==> 01-14 <==
## IExecute
module IExecute #(
   parameter N_BITS = 32,
   parameter N_BITS_REG = 5,
   parameter N_OPCODE = 6
)
(  input i_clk, i_reset,
   input  i_exec_mode,
   input  i_step,
   input [1:0] i_aluOP,  
   input i_aluSrc,
   input [N_BITS-1:0] i_datoLeido1,  
   input [N_BITS-1:0] i_datoLeido2,
   input [N_BITS-1:0] i_datoExtSigno,
   input [N_BITS-1:0] i_instruccion,  
   input [N_BITS_REG-1:0] i_rt_id,  
   input [N_BITS_REG-1:0] i_rd_id,  
   input [N_BITS_REG-1:0] i_rt_OR_rd,  
   input [N_BITS_REG-1:0] i_rd_EX_MEM,  
   input [N_BITS_REG-1:0] i_rd_MEM_WB,  
   input [N_BITS_REG-1:0] i_rs_id,      
   input [N_BITS-1:0] i_wbData,
   input [N_BITS-1:0] i_memData,
   input i_memToReg,
   input i_regWrite_EX_MEM,
   input i_regWrite_MEM_WB,
   input [1:0] i_branch,
   input i_memWrite,
   input [1:0]i_memRead,
   input i_regWrite,
   input i_halt,
   output reg [N_BITS-1:0] o_instruccion,
   output reg  o_ceroSignal,
   output reg  [N_BITS-1:0] o_aluResult,
   output reg [N_BITS-1:0] o_datoLeido2,
   output reg [N_BITS_REG-1:0] o_rd_data,  
   output reg [N_BITS_REG-1:0] o_rt_OR_rd,
   output reg o_memToReg,
   output reg [1:0] o_branch,
   output reg o_memWrite,
   output reg o_memRead,
   output reg o_regWrite,
   output reg o_halt
);
   wire  [N_BITS-1:0] w_aluResult;
   wire  w_ceroSignal;
   wire [1:0] w_forwardA;
   wire [1:0] w_forwardB;
   reg [N_BITS-1:0] dato1ALU;  
   reg [N_BITS-1:0] dato2ALU;  
   reg [N_BITS-1:0] dato2_preALU;  
   wire [N_OPCODE-1:0] aluOpcode;  
   reg memToReg;
   reg regWrite_EX_MEM;
   reg regWrite_MEM_WB;
   reg branch;
   reg memWrite;
   reg memRead;
   always @(*)begin  
      case(w_forwardA)
         2'b00: dato1ALU = i_datoLeido1; 
         2'b01: dato1ALU = i_wbData;
         2'b10: dato1ALU = i_memData;
         default: dato1ALU = 32'h00000000;
      endcase
   end 
   always @(*)begin  
      case(w_forwardB)
         2'b00: dato2_preALU = i_datoLeido2; 
         2'b01: dato2_preALU = i_wbData;
         2'b10: dato2_preALU = i_memData;
         default: dato2_preALU = 32'h00000000;
      endcase
   end 
   always @(*)begin  
      case(i_aluSrc)
  ...
make LEC_CHECK=0 ABC_AREA=1 CAP_MARGIN=20 CORE_ASPECT_RATIO=0.5 CORE_MARGIN=2 CORE_UTILIZATION=72 CTS_CLUSTER_DIAMETER=224 CTS_CLUSTER_SIZE=98 PLACE_DENSITY=0.36 SLEW_MARGIN=20 TNS_END_PERCENT=40 finish   # period 5.23 ns
run.sh (not shown) runs the stock make flow with config.mk's settings and CLKGATE_MAP_FILE=.
==> inputs of 08-01, as changes to 01-14 <==
==> flow/config.mk (replaced) <==
export PLATFORM = sky130hd
export DESIGN_NAME = IExecute
export DESIGN_NICKNAME = IExecute
export VERILOG_FILES = /design/flow/design.v
export SDC_FILE = /design/flow/constraint.sdc
export NUM_CORES = 4
export LEC_CHECK = 0
export CAP_MARGIN = 35
export CELL_PAD_IN_SITES_GLOBAL_PLACEMENT = 3
export CORE_ASPECT_RATIO = 0.78
export CORE_MARGIN = 10
export CORE_UTILIZATION = 40
export CTS_CLUSTER_DIAMETER = 353
export CTS_CLUSTER_SIZE = 56
export GPL_TIMING_DRIVEN = 0
export MAX_ROUTING_LAYER = met4
export MIN_ROUTING_LAYER = met2
export SLEW_MARGIN = 20
export TNS_END_PERCENT = 30
==> flow/constraint.sdc (replaced) <==
create_clock -name core_clock -period 19.1 [get_ports {i_clk}]
set_input_delay 3.8200 -clock core_clock [delete_from_list [all_inputs] [get_ports {i_clk}]]
set_output_delay 3.8200 -clock core_clock [all_outputs]
set_load 0.01 [all_outputs]
==> inputs of 01-18, as changes to 01-14 <==
==> flow/config.mk (replaced) <==
export PLATFORM = sky130hd
export DESIGN_NAME = IExecute
export DESIGN_NICKNAME = IExecute
export VERILOG_FILES = /design/flow/design.v
export SDC_FILE = /design/flow/constraint.sdc
export NUM_CORES = 4
export LEC_CHECK = 0
export CAP_MARGIN = 20
export CORE_MARGIN = 2
export CORE_UTILIZATION = 40
export SETUP_SLACK_MARGIN = 1.95
export SLEW_MARGIN = 20
export TNS_END_PERCENT = 10
==> flow/constraint.sdc (replaced) <==
create_clock -name core_clock -period 6.62 [get_ports {i_clk}]
set_input_delay 1.3240 -clock core_clock [delete_from_list [all_inputs] [get_ports {i_clk}]]
set_output_delay 1.3240 -clock core_clock [all_outputs]
set_load 0.01 [all_outputs]
==> notes <==
08-01 never finished: it broke off in 3_3_place_gp, error GPL-0301. 01-14 never finished: it broke off in 3_3_place_gp on GPL-0301. 01-18 completed and failed the layout checks on negative setup slack.
Synthesized cell count is the same in 08-01 and 01-18.
Die size: 08-01 > 01-18 > 01-14.
Area after synthesis: 08-01 is lower than 01-14 (about 0.7%).

---

==> v29: inputs <==
==> flow/design.v <==
module alu #(
   parameter N_BITS = 32,
   parameter N_OPCODE = 6
)
(  input [N_BITS-1:0]   i_datoA,
   input [N_BITS-1:0]   i_datoB,
   input [N_OPCODE-1:0] i_opcode,
   output reg  [N_BITS-1:0] o_aluResult,
   output                   o_cero
);
   always @(*) begin
      case(i_opcode)
         6'b000000:  o_aluResult = i_datoA & i_datoB;
         6'b000001:   o_aluResult = i_datoA | i_datoB;
         6'b000010:  o_aluResult = i_datoA + i_datoB;
         6'b000011: o_aluResult = $unsigned(i_datoA) + $unsigned(i_datoB);
         6'b000100:  o_aluResult = ~(i_datoA | i_datoB);
         6'b000101:  begin
                o_aluResult = i_datoA ^ i_datoB; 
                end
         6'b000110:  o_aluResult = i_datoA << i_datoB;
         6'b000111:  o_aluResult = i_datoA >> i_datoB;
         6'b001000:  o_aluResult = i_datoA >>> i_datoB;
         6'b001001: o_aluResult = i_datoB << i_datoA;
         6'b001010: o_aluResult = i_datoB >> i_datoA;
         6'b001011: o_aluResult = i_datoB >>> i_datoA;
         6'b001100: o_aluResult = $unsigned(i_datoA) - $unsigned(i_datoB);
         6'b001101:  o_aluResult = i_datoA - i_datoB;
         6'b001110:  o_aluResult = i_datoA < i_datoB;
         6'b001111:  o_aluResult = i_datoB << 16;
         6'b010000:   o_aluResult = (i_datoA + i_datoB) & 32'h000000ff;
         6'b010001:   o_aluResult = (i_datoA + i_datoB) & 32'h0000ffff;
         6'b010010:  o_aluResult = ($unsigned(i_datoA) + $unsigned(i_datoB)) & 32'h000000ff;
         6'b010011:  o_aluResult = ($unsigned(i_datoA) + $unsigned(i_datoB)) & 32'h0000ffff;
         default: o_aluResult = {N_BITS{1'b0}}; 
      endcase
   end 
   assign o_cero = (o_aluResult == 0);
endmodule
`timescale 1ns / 1ps
module aluControl#(
      parameter N_OPCODE  = 6,
      parameter N_ALUOP = 2
)
(  input  [N_OPCODE-1:0]  i_funct,  
   input  [N_OPCODE-1:0]  i_op,     
   input  [N_ALUOP-1:0] i_aluOp,  
   output reg [N_OPCODE-1:0] o_opcodeAlu
);
   always@(*) begin
      case(i_aluOp)
      2'b00:  
      begin
         case(i_op)  
            6'b100000: o_opcodeAlu = 6'b010000;  
            6'b100001: o_opcodeAlu = 6'b010001;  
            6'b100011: o_opcodeAlu = 6'b010001;  
            6'b100100: o_opcodeAlu = 6'b010010;  
            6'b100101: o_opcodeAlu = 6'b010011;  
            6'b100111: o_opcodeAlu = 6'b000011;  
            6'b101000: o_opcodeAlu = 6'b0;  
            6'b101001: o_opcodeAlu = 6'b0;  
            6'b101011: o_opcodeAlu = 6'b0;  
            default: o_opcodeAlu = {N_OPCODE{1'b1}};   
         endcase
      end
      2'b01:  
      begin
         case(i_op)
            6'b000100,
            6'b000101: o_opcodeAlu = {N_OPCODE{1'b1}};  
            default: o_opcodeAlu = {N_OPCODE{1'b1}};
         endcase
      end
      2'b10:  
      begin
         case(i_funct)  
            6'b100100: o_opcodeAlu = 6'b000000;  
            6'b100101: o_opcodeAlu = 6'b000001;  
            6'b100001: o_opcodeAlu = 6'b000011;  
            6'b100111: o_opcodeAlu = 6'b000100;  
            6'b100110: o_opcodeAlu = 6'b000101;  
            6'b000000: o_opcodeAlu = 6'b000010;  
            6'b000011: o_opcodeAlu = 6'b001000;  
            6'b000100: o_opcodeAlu = 6'b001001;  
            6'b000110: o_opcodeAlu = 6'b001010;  
            6'b000111: o_opcodeAlu = 6'b001010;  
            6'b100011: o_opcodeAlu = 6'b001100;  
            6'b100010: o_opcodeAlu = 6'b001101;  
            6'b101010: o_opcodeAlu = 6'b001110;  
            6'b001000: o_opcodeAlu = {N_OPCODE{1'b1}};  
            6'b001001: o_opcodeAlu = {N_OPCODE{1'b1}};  
            default: o_opcodeAlu = {N_OPCODE{1'b1}};  
         endcase
      end
      2'b11:  
      begin
         case(i_op)  
            6'b001111: o_opcodeAlu = 6'b001111;  
            6'b001000: o_opcodeAlu = 6'b000010;  
            6'b001100: o_opcodeAlu = 6'b000000;  
            6'b001101: o_opcodeAlu = 6'b000001;  
            6'b001110: o_opcodeAlu = 6'b000101;  
            6'b001010: o_opcodeAlu = 6'b001110;  
            default: o_opcodeAlu = {N_OPCODE{1'b1}};  
         endcase
      end
      default: o_opcodeAlu = {N_OPCODE{1'b1}};  
      endcase
   end  
endmodule
`timescale 1ns / 1ps
module fowarding_unit #(
   parameter N_BITS_REG = 6
)
(   
   input  [N_BITS_REG-1:0] i_rt_id,
   input  [N_BITS_REG-1:0] i_rs_id,
   input  [N_BITS_REG-1:0] i_rd_EX_MEM,
   input  i_regWrite_EX_MEM,
   input  [N_BITS_REG-1:0] i_rd_MEM_WB, 
   input  i_regWrite_MEM_WB,
   output reg [1:0] o_forwardA,
   output reg [1:0] o_forwardB
);
   reg [2:0] temp1_EX;   
   reg [2:0] temp2_EX;   
   reg [3:0] temp1_MEM;  
   reg [3:0] temp2_MEM;  
   always @(*) begin 
      o_forwardA = 2'b00;
      o_forwardB = 2'b00;
      temp1_EX = {i_regWrite_EX_MEM, 
                     (i_rd_EX_MEM != 0), 
                     (i_rd_EX_MEM == i_rs_id)};
      temp2_EX = {i_regWrite_EX_MEM, 
                     (i_rd_EX_MEM != 0), 
                     (i_rd_EX_MEM == i_rt_id)};
      if(temp1_EX == 3'b111)
         o_forwardA = 2'b10;  
      if(temp2_EX == 3'b111)
         o_forwardB = 2'b10;  
      temp1_MEM = {i_regWrite_MEM_WB, 
                     (i_rd_MEM_WB != 0),
                  ~(i_regWrite_EX_MEM && (i_rd_EX_MEM != 0) && (i_rd_EX_MEM == i_rs_id)), 
                     (i_rd_MEM_WB == i_rs_id)};
      temp2_MEM = {i_regWrite_MEM_WB, 
                     (i_rd_MEM_WB != 0),
                  ~(i_regWrite_EX_MEM && (i_rd_EX_MEM != 0) && (i_rd_EX_MEM == i_rt_id)), 
                     (i_rd_MEM_WB == i_rt_id)};
      if(temp1_MEM == 4'b1111)
         o_forwardA = 2'b01;  
      if(temp2_MEM == 4'b1111)
         o_forwardB = 2'b01;  
   end 
endmodule
`timescale 1ns / 1ps
module IExecute #(
   parameter N_BITS = 32,
   parameter N_BITS_REG = 5,
   parameter N_OPCODE = 6
)
(  input i_clk, i_reset,
   input  i_exec_mode,
   input  i_step,
   input [1:0] i_aluOP,  
   input i_aluSrc,
   input [N_BITS-1:0] i_datoLeido1,  
   input [N_BITS-1:0] i_datoLeido2,
   input [N_BITS-1:0] i_datoExtSigno,
   input [N_BITS-1:0] i_instruccion,  
   input [N_BITS_REG-1:0] i_rt_id,  
   input [N_BITS_REG-1:0] i_rd_id,  
   input [N_BITS_REG-1:0] i_rt_OR_rd,  
   input [N_BITS_REG-1:0] i_rd_EX_MEM,  
   input [N_BITS_REG-1:0] i_rd_MEM_WB,  
   input [N_BITS_REG-1:0] i_rs_id,      
   input [N_BITS-1:0] i_wbData,
   input [N_BITS-1:0] i_memData,
   input i_memToReg,
   input i_regWrite_EX_MEM,
   input i_regWrite_MEM_WB,
   input [1:0] i_branch,
   input i_memWrite,
   input [1:0]i_memRead,
   input i_regWrite,
   input i_halt,
   output reg [N_BITS-1:0] o_instruccion,
   output reg  o_ceroSignal,
   output reg  [N_BITS-1:0] o_aluResult,
   output reg [N_BITS-1:0] o_datoLeido2,
   output reg [N_BITS_REG-1:0] o_rd_data,  
   output reg [N_BITS_REG-1:0] o_rt_OR_rd,
   output reg o_memToReg,
   output reg [1:0] o_branch,
   output reg o_memWrite,
   output reg o_memRead,
   output reg o_regWrite,
   output reg o_halt
);
   wire  [N_BITS-1:0] w_aluResult;
   wire  w_ceroSignal;
   wire [1:0] w_forwardA;
   wire [1:0] w_forwardB;
   reg [N_BITS-1:0] dato1ALU;  
   reg [N_BITS-1:0] dato2ALU;  
   reg [N_BITS-1:0] dato2_preALU;  
   wire [N_OPCODE-1:0] aluOpcode;  
   reg memToReg;
   reg regWrite_EX_MEM;
   reg regWrite_MEM_WB;
   reg branch;
   reg memWrite;
   reg memRead;
   always @(*)begin  
      case(w_forwardA)
         2'b00: dato1ALU = i_datoLeido1; 
         2'b01: dato1ALU = i_wbData;
         2'b10: dato1ALU = i_memData;
         default: dato1ALU = 32'h00000000;
      endcase
   end 
   always @(*)begin  
      case(w_forwardB)
         2'b00: dato2_preALU = i_datoLeido2; 
         2'b01: dato2_preALU = i_wbData;
         2'b10: dato2_preALU = i_memData;
         default: dato2_preALU = 32'h00000000;
      endcase
   end 
   always @(*)begin  
      case(i_aluSrc)
         1'b0: dato2ALU = dato2_preALU;
         1'b1: dato2ALU = i_datoExtSigno;
         default: dato2ALU = 32'h00000000;
      endcase
   end 
   always@(posedge i_clk) begin: EX_MEM
      if(i_reset) begin
         o_memToReg <= 1'b0;
         o_branch   <= 1'b0;
         o_memWrite <= 1'b0;
         o_memRead  <= 1'b0;
         o_aluResult <= 32'h00000000;
         o_ceroSignal <= 1'b0;
         o_datoLeido2 <= 32'h00000000;
         o_rd_data <= 6'b000000;
         o_rt_OR_rd <= 6'b000000;
         o_regWrite  <= 1'b0;
      end 
      else begin
         if((i_exec_mode == 1'b0 || (i_exec_mode && i_step)))
         begin
            o_instruccion <= i_instruccion;
            o_memToReg <= i_memToReg;
            o_branch   <= i_branch;
            o_memWrite <= i_memWrite;
            o_memRead  <= i_memRead;
            o_aluResult <= w_aluResult;
            o_ceroSignal <= w_ceroSignal;
            o_datoLeido2 <= dato2_preALU; 
            o_rd_data <= i_rd_id; 
            o_rt_OR_rd <= i_rt_OR_rd; 
            o_regWrite  <= i_regWrite;
            o_halt      <= i_halt;
         end
      end 
   end 
   aluControl
   u_aluBlock (
      .i_aluOp(i_aluOP),   
      .i_funct(i_instruccion[5:0]),  
      .i_op(i_instruccion[31:26]),  
      .o_opcodeAlu(aluOpcode)  
   );
   alu
   u_alu_1(
      .i_datoA(dato1ALU),
      .i_datoB(dato2ALU),
      .i_opcode(aluOpcode),
      .o_aluResult(w_aluResult),
      .o_cero(w_ceroSignal)
   );
   fowarding_unit
   u_corto (
      .i_rt_id(i_rt_id),
      .i_rs_id(i_rs_id),
      .i_rd_EX_MEM(i_rd_EX_MEM),
      .i_regWrite_EX_MEM(i_regWrite_EX_MEM),
      .i_rd_MEM_WB(i_rd_MEM_WB),
      .i_regWrite_MEM_WB(i_regWrite_MEM_WB),
      .o_forwardA(w_forwardA),
      .o_forwardB(w_forwardB)
   );
endmodule
==> flow/run.sh <==
#!/bin/bash
# the make line also repeats each setting of config.mk as NAME=value (left out here)
make -C /OpenROAD-flow-scripts/flow DESIGN_CONFIG=/design/flow/config.mk WORK_HOME=/design/flow/orfs CLKGATE_MAP_FILE= finish
==> flow/config.mk <==
export PLATFORM = sky130hd
export DESIGN_NAME = IExecute
export DESIGN_NICKNAME = IExecute
export VERILOG_FILES = /design/flow/design.v
export SDC_FILE = /design/flow/constraint.sdc
export NUM_CORES = 4
export LEC_CHECK = 0
export CAP_MARGIN = 20
export CORE_MARGIN = 2
export CORE_UTILIZATION = 72
export CTS_CLUSTER_SIZE = 98
export PLACE_DENSITY = 0.36
export SLEW_MARGIN = 20
export TNS_END_PERCENT = 40
==> flow/constraint.sdc <==
create_clock -name core_clock -period 5.23 [get_ports {i_clk}]
set_input_delay 1.0460 -clock core_clock [delete_from_list [all_inputs] [get_ports {i_clk}]]
set_output_delay 1.0460 -clock core_clock [all_outputs]
set_load 0.01 [all_outputs]
==> v28: changes against v29 <==
CORE_UTILIZATION = 40   (was 72)
CTS_CLUSTER_SIZE = unset   (was 98)
HOLD_SLACK_MARGIN = -0.09   (was unset)
PLACE_DENSITY = unset   (was 0.36)
TNS_END_PERCENT = 60   (was 40)
==> flow/constraint.sdc (replaced) <==
create_clock -name core_clock -period 12.0 [get_ports {i_clk}]
set_input_delay 2.4000 -clock core_clock [delete_from_list [all_inputs] [get_ports {i_clk}]]
set_output_delay 2.4000 -clock core_clock [all_outputs]
set_load 0.01 [all_outputs]
==> comparison table <==
metric                                                                              v29                       v28
Status                                                        aborted with a tool error  no timing/DRC/antenna violations
Failing step                                                               3_5_place_dp                         -
Std-Cell Core Area                                                            27000 µm²                 49000 µm²
Full die area                                                                 28900 µm²                 51400 µm²
Post-synthesis xor/xnor area fraction                                            0.0102                    0.0102
Routability Congestion                                                             1.66                      1.18
Cell count after synthesis                                                         2953                      2953
Synthesized area                                                              19800 µm²                 19800 µm²
Number of rows in the core area                                                      60                        81
Post-synth top area cell                                       sky130_fd_sc_hd__dfxtp_1  sky130_fd_sc_hd__dfxtp_1
Vert. Die Dim                                                                    170 µm                    227 µm
Die Wd                                                                           170 µm                    227 µm
Sequential-to-total area share from yosys stat                                    0.132                     0.132
Area fraction in full adders, half adders and majority gates                     0.0662                    0.0662
Flip-flop and latch count after synthesis                                           114                       114
Most used flip-flop cell after synthesis                       sky130_fd_sc_hd__dfxtp_1  sky130_fd_sc_hd__dfxtp_1
Initial core utilization                                                          0.734                     0.405
Multiplexer share                                                                0.0475                    0.0475
